## P
Design prince_enc, start of the top module:
module prince_enc (
    input  wire         clk,
    input  wire         rst,         
    input  wire         in_valid,
    output wire         in_ready,
    input  wire [63:0]  plaintext,
    input  wire [127:0] key,         
    output reg          out_valid,
    output reg  [63:0]  ciphertext
);
export LEC_CHECK = 0
export CAP_MARGIN = 20
export CORE_MARGIN = 2
export CORE_UTILIZATION = 46
export PLACE_DENSITY = 0.6
export SLEW_MARGIN = 20
create_clock -name core_clock -period 21.4 [get_ports {clk}]
run.sh (not shown) runs the stock make flow with config.mk's settings and CLKGATE_MAP_FILE=.
For Q, these inputs were changed with respect to P:
- setting CTS_CLUSTER_DIAMETER to 371 for the first time
- removing PLACE_DENSITY (formerly 0.6)
- setting SETUP_SLACK_MARGIN to 2.05 for the first time
- changing CORE_UTILIZATION from 46 to 72
- setting ABC_AREA to 1 for the first time
- setting CTS_CLUSTER_SIZE to 17 for the first time
- changing the clock period (ns, I/O delays scaled along) from 21.4 to 9.83
==> results <==
Status: Q FAILED at 3_5_place_dp (tool error)
Q ends up with higher number of instances in the synthesized netlist than P does.
Taking P as the reference, in Q number of rows created at floorplan went down by 8.1%; width of the die went down 7.6%.
[inputs] R vs Q
- changing CTS_CLUSTER_SIZE from 17 to 21
- removing ABC_AREA (formerly 1)
- setting PLACE_DENSITY_LB_ADDON to 0.16 for the first time
- changing CORE_UTILIZATION from 72 to 45
- setting HOLD_SLACK_MARGIN to 0.2 for the first time
- removing CTS_CLUSTER_DIAMETER (formerly 371)
- setting CORE_ASPECT_RATIO to 0.55 for the first time
- changing SETUP_SLACK_MARGIN from 2.05 to -1.39
- setting MIN_ROUTING_LAYER to met1 for the first time
- changing the clock period (ns, I/O delays scaled along) from 9.83 to 14.2
[summary]
- Finished, but not clean: R, with negative setup slack.
- In R, floorplan die area is higher than in Q.
- Compared with Q, in R synthesized area per cell rose by about 80%; horizontal die dimension now larger; effective utilization at floorplan -27 points; simple-gate area share of the yosys netlist moved down.
- R against Q: yosys-reported design area after synthesis shrank by 21000 um2, total number of placement rows went down by about 20%, vertical die dimension fell 64 um.
- Synthesized cell count: lower on R
Input-level comparison between S and R:
- a deleted CORE_ASPECT_RATIO that had been 0.55
- a change of CORE_UTILIZATION from 45 to 40
- an added PLACE_DENSITY of 0.6
- a deleted CTS_CLUSTER_SIZE that had been 21
- a deleted PLACE_DENSITY_LB_ADDON that had been 0.16
- a deleted MIN_ROUTING_LAYER that had been met1
- a deleted HOLD_SLACK_MARGIN that had been 0.2
- a deleted SETUP_SLACK_MARGIN that had been -1.39
- a change of the clock period (ns, I/O delays scaled along) from 14.2 to 21.4
Notes after the runs:
- met1 as the busiest layer in global routing was reported by R, and met2 by S.
- Measured against each other, S and R differ in wire length of the first global-routing pass, the lower figure coming from S.
- Compared to R, the routing of S uses less wire.
- S closes out successfully: all stages finished, all timing, DRC and antenna checks passed.
- Compared with R, placement density in the core of S is lower.

prince_enc again, from the RTL that the note above started with.
==> flow/config.mk <==
export PLATFORM = sky130hd
export DESIGN_NAME = prince_enc
export DESIGN_NICKNAME = prince_enc
export VERILOG_FILES = /design/flow/design.v
export SDC_FILE = /design/flow/constraint.sdc
export NUM_CORES = 4
export LEC_CHECK = 0
export CAP_MARGIN = 20
export CORE_MARGIN = 2
export CORE_UTILIZATION = 65
export SLEW_MARGIN = 20
==> flow/constraint.sdc <==
create_clock -name core_clock -period 9.83 [get_ports {clk}]
set_input_delay 1.9660 -clock core_clock [delete_from_list [all_inputs] [get_ports {clk}]]
set_output_delay 1.9660 -clock core_clock [all_outputs]
set_load 0.01 [all_outputs]
The baseline did not get past clock tree synthesis (4_1_cts) on DPL-0038.
Then changed:
--- a/flow/config.mk
+++ b/flow/config.mk
@@ -10 +10,5 @@
-export CORE_UTILIZATION = 65
+export CORE_UTILIZATION = 70
+export CTS_CLUSTER_DIAMETER = 381
+export CTS_CLUSTER_SIZE = 20
+export PLACE_DENSITY = 0.6
+export SETUP_SLACK_MARGIN = -1.17
==> flow/constraint.sdc (replaced) <==
create_clock -name core_clock -period 11.8 [get_ports {clk}]
set_input_delay 2.3600 -clock core_clock [delete_from_list [all_inputs] [get_ports {clk}]]
set_output_delay 2.3600 -clock core_clock [all_outputs]
set_load 0.01 [all_outputs]
What happened: With this change the flow stopped in detailed placement (3_5_place_dp). Synthesized cell count stays the same. Die size shrinks by a little under a tenth. Synthesized area does not change.
Then changed:
--- a/flow/config.mk
+++ b/flow/config.mk
@@ -10,5 +10 @@
-export CORE_UTILIZATION = 70
-export CTS_CLUSTER_DIAMETER = 381
-export CTS_CLUSTER_SIZE = 20
-export PLACE_DENSITY = 0.6
-export SETUP_SLACK_MARGIN = -1.17
+export CORE_UTILIZATION = 66
==> flow/constraint.sdc (replaced) <==
create_clock -name core_clock -period 17.4 [get_ports {clk}]
set_input_delay 3.4800 -clock core_clock [delete_from_list [all_inputs] [get_ports {clk}]]
set_output_delay 3.4800 -clock core_clock [all_outputs]
set_load 0.01 [all_outputs]
Outcome:
- This time the run died in clock tree synthesis (4_1_cts)
- synthesized cell count is unchanged
- area after synthesis stays the same
- die area rises by a few percent
Then changed:
--- a/flow/config.mk
+++ b/flow/config.mk
@@ -8,0 +9 @@
+export CELL_PAD_IN_SITES_GLOBAL_PLACEMENT = 2
@@ -10 +11,3 @@
-export CORE_UTILIZATION = 66
+export CORE_UTILIZATION = 40
+export CTS_CLUSTER_SIZE = 29
+export MAX_ROUTING_LAYER = met4
@@ -11,0 +15 @@
+export TNS_END_PERCENT = 55
==> flow/constraint.sdc (replaced) <==
create_clock -name core_clock -period 22.0 [get_ports {clk}]
set_input_delay 4.4000 -clock core_clock [delete_from_list [all_inputs] [get_ports {clk}]]
set_output_delay 4.4000 -clock core_clock [all_outputs]
set_load 0.01 [all_outputs]
This time the run completed without violations; die area increases by well over a third; synthesized area stays the same; synthesized cell count does not change.
Then changed:
--- a/flow/config.mk
+++ b/flow/config.mk
@@ -10 +10,2 @@
-export CORE_MARGIN = 2
+export CORE_ASPECT_RATIO = 0.61
+export CORE_MARGIN = 10
@@ -12,0 +14 @@
+export GPL_TIMING_DRIVEN = 0
@@ -14 +16,3 @@
-export SLEW_MARGIN = 20
+export MIN_ROUTING_LAYER = met2
+export PLACE_DENSITY_LB_ADDON = 0.22
+export SLEW_MARGIN = 25
With this change the flow failed in global routing (5_1_grt) with GRT-0116; synthesized area does not change; synthesized cell count stays the same; die area climbs by 8.4%.
